onyx:
## TL_UART
module TL_UART #(
    parameter [15:0] C_DEFAULT_BAUD_RATE = 16'd868,
    parameter C_DEFAULT_TX_ON = 1,
    parameter C_DEFAULT_RX_ON = 1,
    parameter C_TILELINK_ID_WIDTH = 1
) (
    input  wire                           uart_clock_i,
    input  wire                           uart_reset_i,
    input  wire [                    2:0] uart_a_opcode,
    input  wire [                    2:0] uart_a_param,
    input  wire [                    2:0] uart_a_size,
    input  wire [C_TILELINK_ID_WIDTH-1:0] uart_a_source,
    input  wire [                   11:0] uart_a_address,
    input  wire [                    3:0] uart_a_mask,
    input  wire [                   31:0] uart_a_data,
    input  wire                           uart_a_corrupt,
    input  wire                           uart_a_valid,
    output wire                           uart_a_ready,
    output wire [                    2:0] uart_d_opcode,
    output wire [                    1:0] uart_d_param,
    output wire [                    2:0] uart_d_size,
    output wire [C_TILELINK_ID_WIDTH-1:0] uart_d_source,
    output wire                           uart_d_denied,
    output wire [                   31:0] uart_d_data,
    output wire                           uart_d_corrupt,
    output wire                           uart_d_valid,
    input  wire                           uart_d_ready,
    input  wire                           UART_RX,
    output wire                           UART_TX,
    output wire                           UART_RX_IRQ,
  ...
Size: ~1800 cells after synthesis, roughly 700 flip-flops, ~110 I/O pins, roughly 0.029 mm^2 of cells after synthesis.
clock: 2.74 ns
lec_check: 0
cap_margin: 20
core_margin: 2
core_utilization: 72
place_density_lb_addon: 0.01
setup_slack_margin: 0.61
slew_margin: 20
run.sh (not shown) runs the stock make flow with config.mk's settings and CLKGATE_MAP_FILE=.
onyx never completed; the flow aborted with a tool error in global routing (5_1_grt).
diff inputs: onyx => fjord
# onyx
export LEC_CHECK = 0
export CAP_MARGIN = 20
export CORE_MARGIN = 2
export CORE_UTILIZATION = 72
export PLACE_DENSITY_LB_ADDON = 0.01
export SETUP_SLACK_MARGIN = 0.61
export SLEW_MARGIN = 20
create_clock -name core_clock -period 2.74 [get_ports {uart_clock_i}]
# fjord
export LEC_CHECK = 0
export CAP_MARGIN = 20
export CORE_MARGIN = 2
export CORE_UTILIZATION = 58
export PLACE_DENSITY = 0.6
export SLEW_MARGIN = 20
create_clock -name core_clock -period 6.56 [get_ports {uart_clock_i}]
--- outcome ---
- The flow did not stop early for fjord: all stages ran, and the layout cleared the timing, DRC and antenna checks.
- Comparing onyx and fjord, the lower area of the die is on onyx.
- onyx -> fjord: number of sinks handled by clock tree synthesis flat
- In terms of number of flip-flops and latches in the synthesized netlist, onyx and fjord differ only marginally.
- Against onyx, fjord comes in 12% higher on number of standard-cell rows in the floorplan.
- Relative to onyx, the die outline width measured on fjord has increased by more than 10%.
- | global placer's final weighted congestion | lower: fjord |
- Side by side, number of buffers created by CTS turned out higher in fjord than in onyx.
- Cmp fjord vs onyx: setup slack after placement higher in fjord
- onyx has a higher buffers inserted during post-CTS setup optimization than fjord.
Here is what was changed in the inputs of amber compared with fjord.
# fjord
export LEC_CHECK = 0
export CAP_MARGIN = 20
export CORE_MARGIN = 2
export CORE_UTILIZATION = 58
export PLACE_DENSITY = 0.6
export SLEW_MARGIN = 20
create_clock -name core_clock -period 6.56 [get_ports {uart_clock_i}]
# amber
export LEC_CHECK = 0
export CAP_MARGIN = 20
export CORE_MARGIN = 2
export CORE_UTILIZATION = 65
export PLACE_DENSITY = 0.6
export SLEW_MARGIN = 20
create_clock -name core_clock -period 10.1 [get_ports {uart_clock_i}]
### Flow results
amber: count of placed standard cells in the final layout, fillers left out is 77 lower than what fjord reported. Compared amber vs fjord, and routing usage on met3 is down in amber. Reported for amber and fjord, chip area estimate from yosys synthesis turned out identical to the last digit. amber finished end to end and its layout was clean on timing, DRC and antenna. Cmp amber vs fjord: final clock period utilization by the worst path lower in amber.
--- input diff amber..ember ---
# amber
export LEC_CHECK = 0
export CAP_MARGIN = 20
export CORE_MARGIN = 2
export CORE_UTILIZATION = 65
export PLACE_DENSITY = 0.6
export SLEW_MARGIN = 20
create_clock -name core_clock -period 10.1 [get_ports {uart_clock_i}]
# ember
export LEC_CHECK = 0
export CAP_MARGIN = 20
export CORE_MARGIN = 2
export CORE_UTILIZATION = 69
export PLACE_DENSITY = 0.6
export SLEW_MARGIN = 20
create_clock -name core_clock -period 2.74 [get_ports {uart_clock_i}]
### Flow results
- NOTE: switching share of total power in ember exceeds that of amber
- Going from amber to ember, the multi-input combinational area share was found to have gone down by 1.1 points.
- Die extent in y, ember vs amber: down by a few percent
- Summary of ember over amber: worst hold slack moved down, standard cell area after detailed placement up about 5%.
Changes in sierra relative to ember:
# ember
export LEC_CHECK = 0
export CAP_MARGIN = 20
export CORE_MARGIN = 2
export CORE_UTILIZATION = 69
export PLACE_DENSITY = 0.6
export SLEW_MARGIN = 20
create_clock -name core_clock -period 2.74 [get_ports {uart_clock_i}]
# sierra
export LEC_CHECK = 0
export CAP_MARGIN = 20
export CORE_MARGIN = 2
export CORE_UTILIZATION = 40
export PLACE_DENSITY = 0.6
export SLEW_MARGIN = 20
create_clock -name core_clock -period 5.22 [get_ports {uart_clock_i}]
Findings:
Comparing sierra and ember, the lower flip-flop and latch share of the layout cell area is on ember.
Power was lower in the run labelled sierra.
Re detailed-routing wirelength on met1: ember was lower than sierra.
Power dissipated by switching net loads, sierra and ember: larger value in ember
sierra against ember: worst setup slack moved up; power share of the sequential group moved down; die area moved up; number of buffers inserted by post-CTS setup repair level.
[compare] base=ember new=sierra: count of inserted antenna diode cells held, cell-internal power went down, part of the cycle the worst path needs went down 26 points.
No activity file was given, so power comes from the tool's default toggle rates.
